== juniper ==
==> flow/design.v (excerpt) <==
module figan_upconv #(
    parameter DATA_WIDTH = 16
)(
    input  wire clk,
    input  wire rst_n,
    input  wire valid_in,
    input  wire signed [DATA_WIDTH-1:0] data_in,
    output wire ready_out,
    output wire valid_out,
    output wire signed [DATA_WIDTH-1:0] data_out
);
For scale: roughly 1800 flip-flops, about 37 I/O pins, roughly 110000 sq um of cells after synthesis.
export LEC_CHECK = 0
export CAP_MARGIN = 15
export CORE_MARGIN = 9
export CORE_UTILIZATION = 36
export CTS_CLUSTER_DIAMETER = 37
export CTS_CLUSTER_SIZE = 55
export GPL_ROUTABILITY_DRIVEN = 0
export GPL_TIMING_DRIVEN = 1
export MAX_ROUTING_LAYER = met5
export MIN_ROUTING_LAYER = met2
export PLACE_DENSITY_LB_ADDON = 0.11
export SETUP_SLACK_MARGIN = -0.22
export SLEW_MARGIN = 20
export TNS_END_PERCENT = 10
create_clock -name core_clock -period 8.15 [get_ports {clk}]
run.sh (not shown) runs the stock make flow with config.mk's settings and CLKGATE_MAP_FILE=.
The layout from juniper, despite a flow that completed every stage, fails the layout checks, with the failing checks listed as negative setup slack.
Relative to juniper, the following input files were edited for yarrow:
- swapping 15 for 20 in CAP_MARGIN
- swapping 9 for 2 in CORE_MARGIN
- clearing GPL_ROUTABILITY_DRIVEN, which used to be 0
- clearing MIN_ROUTING_LAYER, which used to be met2
- clearing TNS_END_PERCENT, which used to be 10
- clearing PLACE_DENSITY_LB_ADDON, which used to be 0.11
- clearing CTS_CLUSTER_DIAMETER, which used to be 37
- swapping 36 for 54 in CORE_UTILIZATION
- clearing CTS_CLUSTER_SIZE, which used to be 55
- clearing GPL_TIMING_DRIVEN, which used to be 1
- clearing MAX_ROUTING_LAYER, which used to be met5
- clearing SETUP_SLACK_MARGIN, which used to be -0.22
- swapping 8.15 for 10.9 in the clock period (ns, I/O delays scaled along)
Findings:
- yarrow finished every step from synthesis to the final layout, and the layout passed the timing, DRC and antenna checks.
- yarrow ends up with lower global-route wire length before repair than juniper does.
- juniper has higher die extent in y than yarrow.
- yarrow against juniper: number of buffers inserted to repair setup after CTS down 4; total power after layout down about 44%; area of the mapped netlist flat; post-layout instance count excluding filler cells down 15%.
- Diff juniper -> yarrow: count of clock-buffer cells in the layout down about 40%, aggregate global-route resource usage lost 0.37 points.
- Run comparison: juniper highest-utilization routing layer at the global route stage met3; yarrow highest-utilization routing layer at the global route stage met2
Input-level comparison between garnet and yarrow:
- swapping 54 for 69 in CORE_UTILIZATION
- swapping 10.9 for 8.17 in the clock period (ns, I/O delays scaled along)
Notes after the runs:
Of yarrow and garnet, just one finished clean: yarrow.
Measured against each other, yarrow and garnet differ in endpoint arrival time on the critical path, the higher figure coming from yarrow.
Compared with yarrow, garnet shows a higher setup violation total in the final timing report.
Net switching component of the power: garnet higher than yarrow
For garnet, the heaviest power group was sequential cells, unlike yarrow, where it was the clock network.
Global-route usage ended up 7.9 points higher on garnet than on yarrow.
garnet against yarrow: total of fill cells in the finished design fell 7427, detailed-route wire length per cell rose 2.2%.
Input changes introduced in quartz (baseline for comparison: garnet):
- SETUP_SLACK_MARGIN newly set to 1.79
- ABC_AREA newly set to 1
- CTS_CLUSTER_DIAMETER newly set to 250
- PLACE_DENSITY_LB_ADDON newly set to 0.11
- CORE_UTILIZATION changed from 69 to 70
- the clock period (ns, I/O delays scaled along) changed from 8.17 to 6.05
[summary]
In garnet the implementation completed, yet the final layout does not meet the checks, the culprit being negative setup slack.
quartz finished all stages; however, its layout fails the closing checks, the failures being negative setup slack.
quartz has switching share of total power above what garnet had.
The higher chip footprint came out of quartz.
Net count of the mapped netlist in quartz is about 2% higher than in garnet
Taking garnet as the reference, in quartz design area higher; post-CTS setup buffer count +about 60%.
Going from garnet to quartz, die outline width went up by 0.44%, number of detailed-route iterations in the first pass went up by 2.
Changes in harbor relative to quartz:
- ABC_AREA removed (was 1)
- CORE_UTILIZATION changed from 70 to 14
- SETUP_SLACK_MARGIN removed (was 1.79)
- CTS_CLUSTER_DIAMETER removed (was 250)
- PLACE_DENSITY_LB_ADDON removed (was 0.11)
- the clock period (ns, I/O delays scaled along) changed from 6.05 to 15.6
Findings:
- Looking only at leakage power, and setting everything else aside, the higher value of harbor and quartz goes to quartz.
- In the tables for harbor and quartz, clock network power share reads higher with harbor.
- Delta(multi-input gate share of total cell area, harbor - quartz) > 0
- Via count went down by more than 10% going from quartz to harbor.
- Measured against each other, harbor and quartz differ in relative area change from synthesis to final layout, the lower figure coming from harbor.
- Taking harbor over quartz, the post-detailed-placement half-perimeter wirelength ratio works out to 0.811.
- harbor against quartz: smallest hold slack went down by 0.017 ns, final cell count moved up.
- harbor went all the way through synthesis, placement and routing and the layout is clean on timing, DRC and antenna.
- [compare] base=quartz new=harbor: final area decreased by about 3% relative to the old numbers, first-pass GRT wire length shows a reduction of about 18%.
- The utilization of harbor falls short of that of quartz by 67 points.
- sequential cells as the largest power group was reported by quartz, and the clock network by harbor.
Input changes introduced in onyx (baseline for comparison: harbor):
- swapping 14 for 72 in CORE_UTILIZATION
- swapping 20 for 0 in CAP_MARGIN
- putting ABC_AREA at 1 where nothing was set
- putting SETUP_SLACK_MARGIN at 1.46 where nothing was set
- swapping 15.6 for 9.82 in the clock period (ns, I/O delays scaled along)
## What came out
Highest metal layer with signal wires: met5 -> onyx, met4 -> harbor. Clock latency on the worst-skew pair of onyx is on par with harbor. Changes observed in onyx relative to harbor: non-clock buffer area fraction after layout went up by 1.4 points; sequential cell count about even; final period utilization went up; number of cells traversed by the worst register-to-register path decreased by about 11% relative to the old numbers. As far as total congestion overflow goes, onyx and harbor are indistinguishable; the numbers are identical. From harbor to onyx the numbers moved as follows: clock skew moved up; buffer levels on the longest clock path decreased 1. harbor → onyx: growth of design area from synthesis to finish has decreased; flip-flop and latch power has increased.

---

figan_upconv again, from the RTL that the note above started with.
Settings: LEC_CHECK=0, CAP_MARGIN=15, CELL_PAD_IN_SITES_GLOBAL_PLACEMENT=1, CORE_MARGIN=2, CORE_UTILIZATION=57, CTS_CLUSTER_SIZE=14, GPL_ROUTABILITY_DRIVEN=0, GPL_TIMING_DRIVEN=1, SETUP_SLACK_MARGIN=0.56, SLEW_MARGIN=20, TNS_END_PERCENT=10; clock period 3.75 ns.
The baseline finished but fails on setup timing.
Edit:
--- a/flow/config.mk
+++ b/flow/config.mk
@@ -9 +8,0 @@
-export CELL_PAD_IN_SITES_GLOBAL_PLACEMENT = 1
@@ -11,2 +10,2 @@
-export CORE_UTILIZATION = 57
-export CTS_CLUSTER_SIZE = 14
+export CORE_UTILIZATION = 72
+export CTS_CLUSTER_SIZE = 55
@@ -15 +14,2 @@
-export SETUP_SLACK_MARGIN = 0.56
+export PLACE_DENSITY_LB_ADDON = 0.0
+export SETUP_SLACK_MARGIN = -0.59
@@ -17 +17 @@
-export TNS_END_PERCENT = 10
+export TNS_END_PERCENT = 65
==> flow/constraint.sdc (replaced) <==
create_clock -name core_clock -period 8.68 [get_ports {clk}]
set_input_delay 1.7360 -clock core_clock [delete_from_list [all_inputs] [get_ports {clk}]]
set_output_delay 1.7360 -clock core_clock [all_outputs]
set_load 0.01 [all_outputs]
After rerunning: The changed run completed and failed the layout checks on setup timing. Worst hold slack improved by 0.019 ns. First-iteration DRC count increases by 39%. Sequential cell count does not change. Setup slack improved by 4.9 ns. Via count increases by 1.5%.

---

old:
Starting RTL as in the previous note.
Settings: LEC_CHECK=0, CAP_MARGIN=0, CELL_PAD_IN_SITES_DETAIL_PLACEMENT=1, CORE_MARGIN=2, CORE_UTILIZATION=40, GPL_ROUTABILITY_DRIVEN=0, HOLD_SLACK_MARGIN=0.17, MIN_ROUTING_LAYER=met2, SETUP_SLACK_MARGIN=1.75, SLEW_MARGIN=20; clock period 13.0 ns.
Edits applied to the flow inputs when going from old to new:
# old
export LEC_CHECK = 0
export CAP_MARGIN = 0
export CELL_PAD_IN_SITES_DETAIL_PLACEMENT = 1
export CORE_MARGIN = 2
export CORE_UTILIZATION = 40
export GPL_ROUTABILITY_DRIVEN = 0
export HOLD_SLACK_MARGIN = 0.17
export MIN_ROUTING_LAYER = met2
export SETUP_SLACK_MARGIN = 1.75
export SLEW_MARGIN = 20
create_clock -name core_clock -period 13.0 [get_ports {clk}]
# new
export LEC_CHECK = 0
export ABC_AREA = 1
export CAP_MARGIN = 0
export CELL_PAD_IN_SITES_DETAIL_PLACEMENT = 1
export CELL_PAD_IN_SITES_GLOBAL_PLACEMENT = 1
export CORE_MARGIN = 2
export CORE_UTILIZATION = 27
export GPL_ROUTABILITY_DRIVEN = 0
export HOLD_SLACK_MARGIN = 0.17
export MIN_ROUTING_LAYER = met2
export SETUP_SLACK_MARGIN = 1.75
export SLEW_MARGIN = 20
create_clock -name core_clock -period 13.0 [get_ports {clk}]
- new vs. old: post-synthesis adder-cell area fraction dropped 0.61 points; slew at the pin closest to its max-slew limit fell 0.14 ns.
- Delta (new minus old): cell count picked up an extra about 14%, count of cell types in the netlist lost 24.
- Height of the die went up by more than 10% going from old to new.
- Looking at total number of vias, new sits about 1.3% above old.
- In new relative to old, die boundary width had gone up by more than 10%.
- Min design area across new and old: old
- Setup slack in new is larger than in old.
- Re summed instance area of the synthesized netlist: new and old aren't equal, and the higher value belongs to new.

---

lagoon:
Starting RTL as in the previous note.
Settings: LEC_CHECK=0, CAP_MARGIN=0, CELL_PAD_IN_SITES_DETAIL_PLACEMENT=2, CORE_ASPECT_RATIO=0.52, CORE_MARGIN=9, CORE_UTILIZATION=31, CTS_CLUSTER_DIAMETER=26, CTS_CLUSTER_SIZE=41, GPL_ROUTABILITY_DRIVEN=0, GPL_TIMING_DRIVEN=0, MAX_ROUTING_LAYER=met4, MIN_ROUTING_LAYER=met1, PLACE_DENSITY_LB_ADDON=0.11, SETUP_SLACK_MARGIN=-0.22, SLEW_MARGIN=25, TNS_END_PERCENT=30; clock period 8.15 ns.
The final report for lagoon shows a completed flow and a layout that fails verification, specifically setup timing.
[inputs] ember vs lagoon
Settings: a deleted TNS_END_PERCENT that had been 30; a change of SETUP_SLACK_MARGIN from -0.22 to 1.0; a deleted GPL_ROUTABILITY_DRIVEN that had been 0; a deleted MIN_ROUTING_LAYER that had been met1; a deleted CTS_CLUSTER_SIZE that had been 41; a deleted CELL_PAD_IN_SITES_DETAIL_PLACEMENT that had been 2; a deleted CORE_ASPECT_RATIO that had been 0.52; a deleted PLACE_DENSITY_LB_ADDON that had been 0.11; a change of CORE_UTILIZATION from 31 to 70; a change of CAP_MARGIN from 0 to 20; a change of CORE_MARGIN from 9 to 2; a deleted GPL_TIMING_DRIVEN that had been 0; a deleted CTS_CLUSTER_DIAMETER that had been 26; a deleted MAX_ROUTING_LAYER that had been met4; a change of SLEW_MARGIN from 25 to 20; a change of the clock period (ns, I/O delays scaled along) from 8.15 to 8.97.
## What came out
- ember finished every stage; the final checks, however, were not passed, the failures being setup timing.
- For lagoon, the critical path endpoint was dec2.conv_inst.data_out[15], unlike ember, where it was dec2.conv_inst.data_out[14].
- Of ember and lagoon, lagoon shows the lower cell area after placement, with ember above it.
- Taking lagoon as the reference, in ember multi-input combinational gate total neither gained nor lost much, post-route cell area went down, register clock-pin slew on the reported worst setup and hold paths held steady, total half-perimeter wirelength after legalization and detailed placement went down, wire length per cell saw a decrease.
- Of ember and lagoon, the run reporting the higher sum of buffers and inverters on the critical path was ember.

---

Setup of the previous run:
Starting RTL as in the previous note.
Settings: LEC_CHECK=0, ABC_AREA=1, CAP_MARGIN=0, CORE_MARGIN=2, CORE_UTILIZATION=72, CTS_CLUSTER_SIZE=10, SETUP_SLACK_MARGIN=1.46, SLEW_MARGIN=20, TNS_END_PERCENT=10; clock period 6.03 ns.
The previous run had finished all stages when the layout checks came back failing, citing negative setup slack.
#### Input delta (the current run over the previous run)
- CTS_CLUSTER_SIZE removed (was 10)
- CAP_MARGIN changed from 0 to 20
- TNS_END_PERCENT changed from 10 to 5
- SETUP_SLACK_MARGIN changed from 1.46 to 0.37
- the clock period (ns, I/O delays scaled along) changed from 6.03 to 2.12
Notes after the runs:
Reported for the current run and the previous run, deepest level of the CTS H-tree turned out identical to the last digit.
Weighted congestion reported at the end of routability-driven placement was lower in the run labelled the previous run.
On synthesized area per cell, the current run and the previous run are basically level.
Post-place setup slack: the current run vs the previous run down 3950 ps
Comparing the current run against the previous run, there is no change at all in synthesized area.
Comparing the current run and the previous run, the higher post-detailed-placement cell area is on the current run.
Stage in which a tool error killed the current run: global routing (5_1_grt).
Compared to the previous run, the current run has post-cts resize count 306 higher.
In the current run relative to the previous run, clock buffer count from CTS had gone down by more than 10%.
Against the previous run, the current run comes in 350% higher on number of buffers inserted by post-CTS setup repair.
Delta(count of hold buffers inserted by post-cts repair, the current run - the previous run) > 0
The previous run -> the current run: floorplan die width delta 0, exact match

---

umber:
Starting RTL as in the previous note.
Design figan_upconv, start of the top module:
module figan_upconv #(
    parameter DATA_WIDTH = 16
)(
    input  wire clk,
    input  wire rst_n,
    input  wire valid_in,
    input  wire signed [DATA_WIDTH-1:0] data_in,
    output wire ready_out,
    output wire valid_out,
    output wire signed [DATA_WIDTH-1:0] data_out
);
    wire signed [DATA_WIDTH-1:0] w_d2 [0:15]; wire signed [DATA_WIDTH-1:0] b_d2;
    w_dec2 w_d2_inst (.w0(w_d2[0]), .w1(w_d2[1]), .w2(w_d2[2]), .w3(w_d2[3]), .w4(w_d2[4]), .w5(w_d2[5]), .w6(w_d2[6]), .w7(w_d2[7]), .w8(w_d2[8]), .w9(w_d2[9]), .w10(w_d2[10]), .w11(w_d2[11]), .w12(w_d2[12]), .w13(w_d2[13]), .w14(w_d2[14]), .w15(w_d2[15]), .bias(b_d2));
    wire val_d2; wire signed [DATA_WIDTH-1:0] dat_d2;
    trans_conv2d_padded_layer #(
        .IN_WIDTH(14), .DATA_WIDTH(DATA_WIDTH),
        .PAD_TOP(2), .PAD_BOTTOM(3),
        .PAD_LEFT(2), .PAD_RIGHT(3)
    ) dec2 (
        .clk(clk), .rst_n(rst_n), .valid_in(valid_in), .data_in(data_in), .ready_out(ready_out),
        .w0(w_d2[0]), .w1(w_d2[1]), .w2(w_d2[2]), .w3(w_d2[3]), .w4(w_d2[4]), .w5(w_d2[5]), .w6(w_d2[6]), .w7(w_d2[7]), .w8(w_d2[8]), .w9(w_d2[9]), .w10(w_d2[10]), .w11(w_d2[11]), .w12(w_d2[12]), .w13(w_d2[13]), .w14(w_d2[14]), .w15(w_d2[15]), .bias(b_d2), .valid_out(val_d2), .data_out(dat_d2)
    );
    leaky_relu_layer #(.DATA_WIDTH(DATA_WIDTH)) act_d2 (.clk(clk), .rst_n(rst_n), .valid_in(val_d2), .data_in(dat_d2), .valid_out(valid_out), .data_out(data_out));
endmodule
Settings: LEC_CHECK=0, ABC_AREA=0, CAP_MARGIN=15, CORE_MARGIN=2, CORE_UTILIZATION=72, CTS_CLUSTER_SIZE=55, GPL_ROUTABILITY_DRIVEN=0, GPL_TIMING_DRIVEN=1, PLACE_DENSITY=0.35, SETUP_SLACK_MARGIN=1.81, SLEW_MARGIN=20, TNS_END_PERCENT=65; clock period 6.08 ns.
umber finished every stage; the final checks, however, were not passed, the failures being setup timing.
Setup changes, umber to zinc
- removing TNS_END_PERCENT (formerly 65)
- removing ABC_AREA (formerly 0)
- changing CAP_MARGIN from 15 to 20
- removing GPL_TIMING_DRIVEN (formerly 1)
- changing SETUP_SLACK_MARGIN from 1.81 to 0.28
- removing GPL_ROUTABILITY_DRIVEN (formerly 0)
- removing PLACE_DENSITY (formerly 0.35)
- removing CTS_CLUSTER_SIZE (formerly 55)
- changing the clock period (ns, I/O delays scaled along) from 6.08 to 3.08
==> results <==
The flow completed for zinc, but it is not clean: the layout still shows setup timing. Switching component of the power went up by more than 100% going from umber to zinc. Compared to umber, zinc has count of buffer and inverter cells on the critical path 1 higher. Compared to umber, the router laid down more metal wire for zinc. Going from umber to zinc, switching power as a share of total power climbed 0.95 points; met2 routing resource usage after global routing climbed 7.9 points; share of total power in combinational logic climbed 0.2 points. Looking at period utilization, zinc sits 160 points above umber. Comparing umber against zinc, there is no change at all in flip-flop count.
Setup changes, zinc to delta
- SETUP_SLACK_MARGIN: 0.28 -> unset
- CORE_UTILIZATION: 72 -> 40
- the clock period (ns, I/O delays scaled along): 3.08 -> 8.04
Results
Ran to the end and failed final checks on setup timing: delta. Comparing delta and zinc, the lower power after layout was measured on delta. Comparing delta and zinc, number of endpoints failing setup at the final stage is higher on zinc. Compared with zinc, in delta upper clock frequency limit moved up, clock share of power moved up, sequential power moved down. Re setup slack: delta is 5.07 ns up on zinc.
## Diff of input files: cedar against delta
- an added CTS_CLUSTER_DIAMETER of 247
- a change of CORE_UTILIZATION from 40 to 68
- a change of the clock period (ns, I/O delays scaled along) from 8.04 to 10.2
Findings:
FAIL: delta; every other run in delta and cedar is clean. From the logs: delta reached the end of the flow and failed the layout checks with setup timing. The estimated power of cedar ends up lower than the estimate for delta. Required time of the worst setup path in cedar is 2.10 ns above delta. Clock network fraction of design power | cedar below delta. Compared to delta, the router laid down less metal wire for cedar. cedar vs delta, largest power group: sequential cells vs the clock network. Against delta, cedar comes in about 10% lower on total stage count of the critical path. On via count, the lower figure sits with cedar, not delta.
Power figures rest on the tool's default switching activity, not on a simulated workload.
